==> inputs of harbor <==
==> flow/design.v <==
module JAM (
input CLK,
input RST,
output reg [2:0] W,
output reg [2:0] J,
input [6:0] Cost,
output reg [3:0] MatchCount,
output reg [9:0] MinCost,
output reg Valid );
reg [5:0]state;
reg [2:0]num[0:7];
reg [4:0]ix;
reg [9:0]tempCost;
reg [4:0]changePoint;
reg [4:0]n;
reg [4:0]max_min_pos;
reg [4:0]max_min_value;
always @(posedge CLK or posedge RST) 
begin
    if(RST)
    begin
		  W <= 0;
		  J <= 0;
		  Valid <= 0;
		  num[0] <= 0;
		  num[1] <= 1;
		  num[2] <= 2;
		  num[3] <= 3;
		  num[4] <= 4;
		  num[5] <= 5;
		  num[6] <= 6;
		  num[7] <= 7;
		  state <= 0;
		  ix <= 1;
		  tempCost <= 0;
		  MatchCount <= 0;
		  MinCost <= 1023;
		  changePoint <= 0;
		  n <= 10;
		  max_min_pos <= 0;
		  max_min_value <= 10;
    end
    else 
    begin
		case(state)
			5'd0:
			begin
				if(ix > 8)
				begin
					if(tempCost < MinCost)
					begin
						MatchCount <= 1;
						MinCost <= tempCost;
					end
					else if(tempCost == MinCost)
					begin
						MatchCount <= MatchCount + 1;
					end
					ix <= 1;
					tempCost <= 0;
					state <= 1;
				end
				else if(ix == 8)
				begin
					tempCost <= tempCost + Cost;
					ix <= ix + 1;
				end
				else
				begin
					tempCost <= tempCost + Cost;
					W <= ix;
					J <= num[ix];
					ix <= ix + 1;
				end
			end
			5'd1:
			begin
				if(num[7] > num[6])
				begin
					num[6] <= num[7];
					num[7] <= num[6];
					state <= 0;
					W <= 0;
					J <= num[0];
				end
				else if(num[6] > num[5])
				begin
					 if(num[7] > num[5] && num[7] < num[6])
					 begin
						num[7] <= num[6];
						num[5] <= num[7];
						num[6] <= num[5];
						state <= 0;
						W <= 0;
						J <= num[0];
					 end
					 else
					 begin
						num[5] <= num[6];
						num[6] <= num[7];
						num[7] <= num[5];
						state <= 0;
						W <= 0;
						J <= num[0];
					 end
				end
				else if(num[5] > num[4])
				begin
						if(num[6] < num[4] && ((num[7] < num[4]) || num[5] < num[7]) )
						begin
							num[4] <= num[5];
							num[5] <= num[7];
							num[7] <= num[4];
						end
						else if(num[6] > num[4] && num[5] > num[6] && num[7] < num[4])
						begin
							num[4] <= num[6];
							num[5] <= num[7];
							num[6] <= num[4];
							num[7] <= num[5];
						end
						else if(num[7] > num[4] && num[7] < num[6] && num[7] < num[5])
						begin
							num[4] <= num[7];
							num[5] <= num[4];
							num[7] <= num[5];
						end
						state <= 0;
						W <= 0;
						J <= num[0];
				end
				else if(num[4] > num[3])
				begin
					changePoint <= 3;
					state <= 2;
					n <= 4;
				end
				else if(num[3] > num[2])
				begin
					changePoint <= 2;
					state <= 2;
					n <= 3;
				end
				else if(num[2] > num[1])
				begin
					changePoint <= 1;
					state <= 2;
					n <= 2;
				end
				else if(num[1] > num[0])
				begin
					changePoint <= 0;
					state <= 2;
					n <= 1;
				end
				else
					state <= 4;
			end
			5'd2:
			begin
				if(n >= 8)
				begin
					num[changePoint] <= num[max_min_pos];
					num[max_min_pos] <= num[changePoint];
					state <= 3;
					max_min_value <= 10;
				end
				else
				begin
					if(num[n] > num[changePoint] && num[n] < max_min_value)
					begin
						max_min_pos <= n;
						max_min_value <= num[n];
					end
					n <= n + 1;
				end
			end
			5'd3:
			begin
				if(changePoint == 4)
				begin
					num[5] <= num[7];
					num[7] <= num[5];
				end
				else if(changePoint == 3)
				begin
					num[4] <= num[7];
					num[5] <= num[6];
					num[6] <= num[5];
					num[7] <= num[4];
				end
				else if(changePoint == 2)
				begin
					num[3] <= num[7];
					num[4] <= num[6];
					num[6] <= num[4];
					num[7] <= num[3];
				end
				else if(changePoint == 1)
				begin
					num[2] <= num[7];
					num[3] <= num[6];
					num[4] <= num[5];
					num[5] <= num[4];
					num[6] <= num[3];
					num[7] <= num[2];
				end
				else if(changePoint == 0)
				begin
					num[1] <= num[7];
					num[2] <= num[6];
					num[3] <= num[5];
					num[5] <= num[3];
					num[6] <= num[2];
					num[7] <= num[1];
				end
					state <= 0;
					W <= 0;
					J <= num[0];
			end
			5'd4:
			begin
				Valid <= 1;
			end
		endcase
    end
end
endmodule
==> flow/run.sh <==
#!/bin/bash
# the make line also repeats each setting of config.mk as NAME=value (left out here)
make -C /OpenROAD-flow-scripts/flow DESIGN_CONFIG=/design/flow/config.mk WORK_HOME=/design/flow/orfs CLKGATE_MAP_FILE= finish
==> flow/config.mk <==
export PLATFORM = sky130hd
export DESIGN_NAME = JAM
export DESIGN_NICKNAME = JAM
export VERILOG_FILES = /design/flow/design.v
export SDC_FILE = /design/flow/constraint.sdc
export NUM_CORES = 4
export LEC_CHECK = 0
export ABC_AREA = 1
export CAP_MARGIN = 20
export CORE_ASPECT_RATIO = 1.33
export CORE_MARGIN = 2
export CORE_UTILIZATION = 72
export CTS_CLUSTER_DIAMETER = 345
export PLACE_DENSITY = 0.42
export SLEW_MARGIN = 20
==> flow/constraint.sdc <==
create_clock -name core_clock -period 2.56 [get_ports {CLK}]
set_input_delay 0.5120 -clock core_clock [delete_from_list [all_inputs] [get_ports {CLK}]]
set_output_delay 0.5120 -clock core_clock [all_outputs]
set_load 0.01 [all_outputs]
==> inputs of nickel, as changes to harbor <==
- ABC_AREA: 1 -> unset
- CORE_ASPECT_RATIO: 1.33 -> unset
- CORE_UTILIZATION: 72 -> 40
- CTS_CLUSTER_DIAMETER: 345 -> unset
- PLACE_DENSITY: 0.42 -> unset
- SETUP_SLACK_MARGIN: unset -> 0.32
==> flow/constraint.sdc (replaced) <==
create_clock -name core_clock -period 3.72 [get_ports {CLK}]
set_input_delay 0.7440 -clock core_clock [delete_from_list [all_inputs] [get_ports {CLK}]]
set_output_delay 0.7440 -clock core_clock [all_outputs]
set_load 0.01 [all_outputs]
==> qor summary <==
Number of logic gates: harbor 834; nickel 650
Cell count of the worst reg-to-reg path: harbor 14; nickel 12
Simple-Gate Fraction of Synth Area: harbor 32.6%; nickel 15.9%
Heaviest power group: harbor sequential cells; nickel the clock network
Cell area power density: harbor 301 nW/µm²; nickel 236 nW/µm²
Post-synth mux share: harbor 0.410%; nickel 9.25%
Clk tree area frac: harbor 3.14%; nickel 3.86%
Top-area cell share: harbor 17.4%; nickel 18.4%
Final cell count without fillers: harbor 1,284; nickel 1,094
Outcome: harbor finished with violations; nickel no timing/DRC/antenna violations
Layout check failures: harbor negative setup slack; nickel -
Yosys cell count: harbor 1,071; nickel 839
Gp weighted congestion: harbor 1.15; nickel 0.940
Accumulated negative setup slack: harbor -0.0351 ns; nickel 0 ns
Post-detailed-placement cell area: harbor 8060 µm²; nickel 7570 µm²
Starting density of the core: harbor 73.7%; nickel 40.6%
Global-route wire length before repair: harbor 47,500 µm; nickel 34,900 µm
Worst IR Drop VDD: harbor 0.514 mV; nickel 0.196 mV
Power, Total: harbor 2.57 mW; nickel 1.86 mW
Vias per cell: harbor 6.98; nickel 5.96
Leakage dissipation: harbor 4.23 nW; nickel 3.20 nW
Count of final setup violators: harbor 3; nickel 0
GR met3 Demand/Resource: harbor 27.2%; nickel 4.26%
Number of cell rows: harbor 42; nickel 48
Filler instances: harbor 585; nickel 1,691
Crit path to: harbor max_min_value[0]; nickel max_min_pos[1]
Power and IR drop assume default switching activity.
